==> inputs of run a <==
==> flow/design.v <==
module rtcClkDivider (
	input sys_clk,
	input rst,
	output tick_500Hz,  
	output tick_5s      
);
reg [10:0]counter1;
reg [128:0] counter2;
parameter KEYCHANGE_PERIOD = 5 ;   
localparam [128:0] ctrl = KEYCHANGE_PERIOD*10;
always @(posedge sys_clk) begin
	if (rst) begin
		counter1 <= 0;
		counter2 <= 0;
	end
	else begin
		if (counter1==999) begin
			counter1 <=counter1+1;
		end
		else if (counter1==1999) begin
			counter1 <=0;
		end
		else begin
			counter1<=counter1+1;
		end
		if (counter2==(ctrl/2-1)) begin
			counter2 <=counter2+1;
		end
		else if (counter2==(ctrl-1)) begin
			counter2 <=0;
		end
		else begin
			counter2 <=counter2+1;
		end
	end
end
assign tick_500Hz = !rst && (counter1==999) ;
assign tick_5s = !rst && (counter2==(ctrl/2-1)) ;
endmodule
module timekeeper (
	input clk,     
	input rst,
	input en,
	output[15:0] cur_time	
);
reg [15:0] ct;
always @(posedge clk) begin
	if (rst) begin
		ct <= 0;
	end
	else if (en) begin
		if (ct==16'b1111111111111111) begin
			ct<=0;
		end
		else begin
			ct<=ct+1;
		end
	end
end
assign cur_time =ct ;
endmodule
module hasher (
	input clk,     
	input rst,
	input en,
	input [15:0] cur_time,
	input [15:0] student_id,
	output [15:0] cur_hash	
);
reg [31:0] prev_hash;
reg [15:0] curhash;
always @(*) begin
	prev_hash=cur_hash;
	prev_hash=(cur_time^student_id)-prev_hash;
	prev_hash=prev_hash*prev_hash;
	prev_hash=prev_hash>>8;
	prev_hash=prev_hash & 16'b1111111111111111;
end
always @(posedge clk) begin
	if (rst) begin
		curhash <= 0;
	end
	else if (en) begin
		curhash <= prev_hash[15:0];
	end
end
assign cur_hash = curhash ;
endmodule
module buttonFsm (
	input clk,
	input rst,
	input en,
	input button,    
	output stateful_button
);
reg sb;
reg [1:0] state;
always @(posedge clk) begin
	if (rst) begin
		state <= 0;
	end
	else if (en) begin
	case(state)
	0:
	begin
		if (button) begin
			state <=3;
		end
		else begin
			state <=0;	
		end	
	end
	1:
	begin
		if (button) begin
			state <=2;
		end
		else begin
			state <=1;	
		end	
	end
	2:
	begin
		if (button) begin
			state <=2;
		end
		else begin
			state <=0;	
		end	
	end
	3:
	begin
		if (button) begin
			state <=3;
		end
		else begin
			state <=1;	
		end	
	end
	default: begin
	end
	endcase
	end
end
always @(state or button) begin
	sb=0;
	case(state)
	0:
	begin
		if (button) begin
			sb=1;
		end
		else begin
			sb=0;	
		end	
	end
	1:
	begin
		if (button) begin
			sb=0;
		end
		else begin
			sb=1;	
		end	
	end
	2:
	begin
		if (button) begin
			sb=0;
		end
		else begin
			sb=0;
		end	
	end
	3:
	begin
		if (button) begin
			sb=1;
		end
		else begin
			sb=1;
		end	
	end
	default:
	 begin
	end
	endcase
end
assign stateful_button = sb ;
endmodule
module b16toBCD (
	input [15:0] to_display,
	input enable,
	output [3:0] D5,	
	output [3:0] D4,	
	output [3:0] D3,	
	output [3:0] D2,	
	output [3:0] D1	
);
	reg [15:0] temp;
	reg [3:0] t5;	
	reg [3:0] t4;
	reg [3:0] t3;
	reg [3:0] t2;
	reg [3:0] t1;
	always @(enable or to_display) begin
		temp = to_display ;
		if (enable==0) begin
			t5 = 4'b1111 ;
			t4 = 4'b1111 ;
			t3 = 4'b1111 ;
			t2 = 4'b1111 ;
			t1 = 4'b1111 ;
		end	
		else begin
			t1 = temp % 10 ;
			temp =temp/10 ;
			t2 = temp % 10 ;
			temp =temp/10 ;
			t3 = temp % 10 ;
			temp =temp/10 ;
			t4 = temp % 10 ;
			temp =temp/10 ;
			t5 = temp % 10 ;
		end
	end
	assign D5 =t5 ;
	assign D4 = t4 ;
	assign D3 = t3 ;
	assign D2 =  t2;
	assign D1 = t1 ;
endmodule
module top (
	input sysclk,     
	input rst,        
	input button_in,
	input [15:0] student_id,
	output[3:0] D5_out,	
	output[3:0] D4_out,	
	output[3:0] D3_out,	
	output[3:0] D2_out,	
	output[3:0] D1_out		
);
wire tick500;
wire tick5s;
wire [15:0] curtime;
wire [15:0] curhash;
wire disp;
rtcClkDivider clkd(
	.sys_clk(sysclk),    
	.rst(rst),
	.tick_500Hz(tick500), 
	.tick_5s(tick5s)
	);
timekeeper timekep(
	.clk(sysclk),    
	.rst(rst),
	.en(tick5s),
	.cur_time(curtime)	
	);
hasher hs(
	.clk(sysclk),  
	.rst(rst),
	.en(tick5s),
	.cur_time(curtime),
	.student_id(student_id),
	.cur_hash(curhash)	
	);
buttonFsm button(
	.clk(sysclk),
	.rst(rst),
	.en(tick500),
	.button(button_in),    
	.stateful_button(disp)
	);
b16toBCD display(
	.to_display(curhash),
	.enable(disp),
	.D5(D5_out),	
	.D4(D4_out),
	.D3(D3_out),
	.D2(D2_out),
	.D1(D1_out)
	);
endmodule
==> flow/run.sh <==
#!/bin/bash
# the make line also repeats each setting of config.mk as NAME=value (left out here)
make -C /OpenROAD-flow-scripts/flow DESIGN_CONFIG=/design/flow/config.mk WORK_HOME=/design/flow/orfs CLKGATE_MAP_FILE= finish
==> flow/config.mk <==
export PLATFORM = sky130hd
export DESIGN_NAME = top
export DESIGN_NICKNAME = top
export VERILOG_FILES = /design/flow/design.v
export SDC_FILE = /design/flow/constraint.sdc
export NUM_CORES = 4
export LEC_CHECK = 0
export ABC_AREA = 1
export CAP_MARGIN = 20
export CORE_MARGIN = 2
export CORE_UTILIZATION = 71
export CTS_CLUSTER_SIZE = 15
export HOLD_SLACK_MARGIN = -0.07
export PLACE_DENSITY = 0.77
export SLEW_MARGIN = 20
==> flow/constraint.sdc <==
create_clock -name core_clock -period 12.7 [get_ports {sysclk}]
set_input_delay 2.5400 -clock core_clock [delete_from_list [all_inputs] [get_ports {sysclk}]]
set_output_delay 2.5400 -clock core_clock [all_outputs]
set_load 0.01 [all_outputs]
==> run b (differences from run a) <==
Settings changed: ABC_AREA 1 to unset, CTS_CLUSTER_SIZE 15 to unset, PLACE_DENSITY 0.77 to unset.
==> run_results.csv <==
group,metric,value,unit
synth,synth-xor-area-share,5.34,%
floorplan,die_area,34500,um2
synth,synth-compound-area-share,8.89,%
status,status,"did not finish",
status,stop_stage,"global routing",
synth,mappedNetlistNets,3867,
status,first-error,"[ERROR GRT-0232] Routing congestion too high. Check the congestion heatmap in the GUI.",
placed_design,dp_slack,-2.25,ns
global_routing,met1_track_demand_over_resource,70.3,%
placed_design,gp_congestion,0.935,
# the run above: run a

==> run_results.csv <==
group,metric,value,unit
floorplan,die_area,34600,um2
synth,mappedNetlistNets,3338,
status,failed_layout_checks,"negative setup slack",
status,status,"complete, but fails checks",
sta,final_setup_violating_endpoints,7,
placed_design,dp_slack,-0.616,ns
synth,synth-compound-area-share,19.1,%
placed_design,gp_congestion,0.974,
sta,final_critical_path_setup_slack,-0.320,ns
global_routing,met1_track_demand_over_resource,47.0,%
# the run above: run b

